==> flow/design.v <==
module comparator 
#(
  parameter DATA_WIDTH  = 16,
  parameter BINARY_TREE = 1,
  parameter NUM_INPUTS  = 16
)
(
  input  logic [NUM_INPUTS-1:0][DATA_WIDTH-1 : 0] cmp_ip,
  output logic [$clog2(NUM_INPUTS)-1 :0]  out
);
  generate if (BINARY_TREE == 0) begin
    always_comb begin
      out      = '0;
      for (int i =0; i < NUM_INPUTS; ++i) begin
        if (cmp_ip[i] > cmp_ip[out]) begin
          out      = i;
        end
      end
    end
  end else begin
    logic [$clog2(NUM_INPUTS)-1 : 0] out_stg[$clog2(NUM_INPUTS) + 1][NUM_INPUTS];
    logic [DATA_WIDTH-1 : 0]         cmp_stg[$clog2(NUM_INPUTS) + 1][NUM_INPUTS];
    always_comb begin
      for (int i = 0; i < NUM_INPUTS; i++) begin
        cmp_stg[0][i]  = cmp_ip[i];
        out_stg[0][i]  = i;
      end
      for (int i = 0;i < $clog2(NUM_INPUTS); i++) begin
        for (int j = 0;j < NUM_INPUTS; ++j) begin
          out_stg[i+1][j]    = 'X;
          cmp_stg[i+1][j]    = 'X;
        end
      end
      for (int i = 0;i < $clog2(NUM_INPUTS); i++) begin
        for (int j = 0;j < (NUM_INPUTS/2**i); j= j+2) begin
          if (cmp_stg[i][j] > cmp_stg[i][j+1]) begin
            out_stg[i+1][j/2]    = out_stg[i][j];
            cmp_stg[i+1][j/2]    = cmp_stg[i][j];
          end else begin
            out_stg[i+1][j/2]    = out_stg[i][j+1];
            cmp_stg[i+1][j/2]    = cmp_stg[i][j+1];
          end
        end
      end
      out   = out_stg[$clog2(NUM_INPUTS)][0];
    end
  end
  endgenerate
endmodule
module argmax16 (
  input  logic         clk,
  input  logic         rstn,        
  input  logic         in_valid,
  input  logic [255:0] in_data,     
  output logic         out_valid,
  output logic [3:0]   out_idx
);
  logic [255:0] data_q;
  logic         valid_q;
  logic [3:0]   idx_c;
  always_ff @(posedge clk or negedge rstn) begin
    if (!rstn) begin
      valid_q   <= 1'b0;
      out_valid <= 1'b0;
    end else begin
      valid_q   <= in_valid;
      out_valid <= valid_q;
    end
  end
  always_ff @(posedge clk) begin
    data_q  <= in_data;
    out_idx <= idx_c;
  end
  comparator #(
    .DATA_WIDTH  (16),
    .BINARY_TREE (1),
    .NUM_INPUTS  (16)
  ) u_cmp (
    .cmp_ip (data_q),
    .out    (idx_c)
  );
endmodule
==> flow/config.mk <==
export PLATFORM = sky130hd
export DESIGN_NAME = argmax16
export DESIGN_NICKNAME = argmax16
export VERILOG_FILES = /design/flow/design.v
export SDC_FILE = /design/flow/constraint.sdc
export NUM_CORES = 4
export LEC_CHECK = 0
export CAP_MARGIN = 0
export CORE_ASPECT_RATIO = 0.87
export CORE_MARGIN = 10
export CORE_UTILIZATION = 40
export CTS_CLUSTER_SIZE = 91
export GPL_TIMING_DRIVEN = 0
export HOLD_SLACK_MARGIN = 0.05
export MAX_ROUTING_LAYER = met4
export SETUP_SLACK_MARGIN = 0.77
export SLEW_MARGIN = 20
==> flow/constraint.sdc <==
create_clock -name core_clock -period 7.15 [get_ports {clk}]
set_input_delay 1.4300 -clock core_clock [delete_from_list [all_inputs] [get_ports {clk}]]
set_output_delay 1.4300 -clock core_clock [all_outputs]
set_load 0.01 [all_outputs]
run.sh (not shown) runs the stock make flow with config.mk's settings and CLKGATE_MAP_FILE=.
The baseline reached the layout checks and failed them: setup timing.
Change:
==> flow/config.mk (replaced) <==
export PLATFORM = sky130hd
export DESIGN_NAME = argmax16
export DESIGN_NICKNAME = argmax16
export VERILOG_FILES = /design/flow/design.v
export SDC_FILE = /design/flow/constraint.sdc
export NUM_CORES = 4
export LEC_CHECK = 0
export CAP_MARGIN = 20
export CORE_MARGIN = 2
export CORE_UTILIZATION = 58
export SLEW_MARGIN = 20
==> flow/constraint.sdc (replaced) <==
create_clock -name core_clock -period 4.43 [get_ports {clk}]
set_input_delay 0.8860 -clock core_clock [delete_from_list [all_inputs] [get_ports {clk}]]
set_output_delay 0.8860 -clock core_clock [all_outputs]
set_load 0.01 [all_outputs]
Result: The changed run did not get past 5_1_grt. Synthesized cell count stays the same. Die size drops by well over a third. Synthesized area stays the same.


// argmax16: RTL as listed in full above, without the edits since
export LEC_CHECK = 0
export ABC_AREA = 1
export CAP_MARGIN = 30
export CELL_PAD_IN_SITES_DETAIL_PLACEMENT = 1
export CELL_PAD_IN_SITES_GLOBAL_PLACEMENT = 3
export CORE_MARGIN = 8
export CORE_UTILIZATION = 68
export CTS_CLUSTER_DIAMETER = 127
export CTS_CLUSTER_SIZE = 39
export GPL_TIMING_DRIVEN = 1
export HOLD_SLACK_MARGIN = 0.06
export MAX_ROUTING_LAYER = met5
export MIN_ROUTING_LAYER = met2
export PLACE_DENSITY = 0.67
export SETUP_SLACK_MARGIN = -0.6
export SLEW_MARGIN = 5
export TNS_END_PERCENT = 90
create_clock -name core_clock -period 6.89 [get_ports {clk}]
The first run did not get past global placement without I/O (3_1_place_gp_skip_io), error GPL-0301.
Edit:
ABC_AREA = default   (was 1)
CAP_MARGIN = 20   (was 30)
CELL_PAD_IN_SITES_DETAIL_PLACEMENT = default   (was 1)
CELL_PAD_IN_SITES_GLOBAL_PLACEMENT = default   (was 3)
CORE_MARGIN = 2   (was 8)
CORE_UTILIZATION = 40   (was 68)
CTS_CLUSTER_DIAMETER = default   (was 127)
CTS_CLUSTER_SIZE = default   (was 39)
GPL_TIMING_DRIVEN = default   (was 1)
HOLD_SLACK_MARGIN = default   (was 0.06)
MAX_ROUTING_LAYER = default   (was met5)
MIN_ROUTING_LAYER = default   (was met2)
PLACE_DENSITY = default   (was 0.67)
SETUP_SLACK_MARGIN = default   (was -0.6)
SLEW_MARGIN = 20   (was 5)
TNS_END_PERCENT = default   (was 90)
clock period = 7.97 ns   (was 6.89 ns; I/O delays follow)
What happened: This time the run passed the timing, design-rule and antenna checks. Die size climbs by a quarter to a third. Synthesized cell count drops by a quarter to a third. Synthesized area is lower by a little under a tenth.
Edit:
CORE_UTILIZATION = 31   (was 40)
Result: The changed run finished clean; clock power is about the same; first-iteration DRC count grows by about 12%; clock skew rose by 0.013 ns; fmax hardly moves; clock-buffer cell count grows by 2; total power is about the same; sequential power barely changes; hold slack improves by 0.021 ns; area after synthesis stays the same.
Edit:
CORE_ASPECT_RATIO = 1.89   (was default)
CORE_MARGIN = 10   (was 2)
CORE_UTILIZATION = 40   (was 31)
CTS_CLUSTER_SIZE = 91   (was default)
MAX_ROUTING_LAYER = met4   (was default)
clock period = 7.15 ns   (was 7.97 ns; I/O delays follow)
Outcome: Now the flow produced a layout that fails on negative setup slack; register-to-register slack gets worse by 0.47 ns; total power climbs by 29%; sequential cell count stays the same; wire length climbs by about 18%; final area climbs by 13%; clock skew drops by 0.0045 ns; area after synthesis does not change; sequential share of layout area drops by 3.2 points; non-clock buffer count climbs by 179; setup slack gets worse by 0.47 ns.
Edit:
CORE_ASPECT_RATIO = default   (was 1.89)
CORE_MARGIN = 2   (was 10)
CORE_UTILIZATION = 53   (was 40)
CTS_CLUSTER_SIZE = 100   (was 91)
MAX_ROUTING_LAYER = default   (was met4)
SETUP_SLACK_MARGIN = 1.29   (was default)
TNS_END_PERCENT = 5   (was default)
clock period = 4.43 ns   (was 7.15 ns; I/O delays follow)
After rerunning: The changed run completed and failed the layout checks on negative setup slack; flip-flop count is unchanged; routed wire length climbs by 14%; global-route usage is higher by 15 points; die size goes down by 36%; final cell count climbs by 4.6%; via count is higher by 18%; critical path depth came out lower by 4.
Edit:
CORE_UTILIZATION = 40   (was 53)
CTS_CLUSTER_SIZE = default   (was 100)
SETUP_SLACK_MARGIN = default   (was 1.29)
TNS_END_PERCENT = default   (was 5)
clock period = 8.5 ns   (was 4.43 ns; I/O delays follow)
Effect: With this change the flow passed the timing, design-rule and antenna checks. Final area is lower by about a fifth. Setup slack gains 4.1 ns. Wire length decreases by a quarter to a third. Register-to-register slack gains 4.1 ns. Clock power shrinks by well over a third. Clock-buffer cell count does not change. First-iteration DRC count drops by well over a third.
Power is estimated from default activity; no workload was simulated.
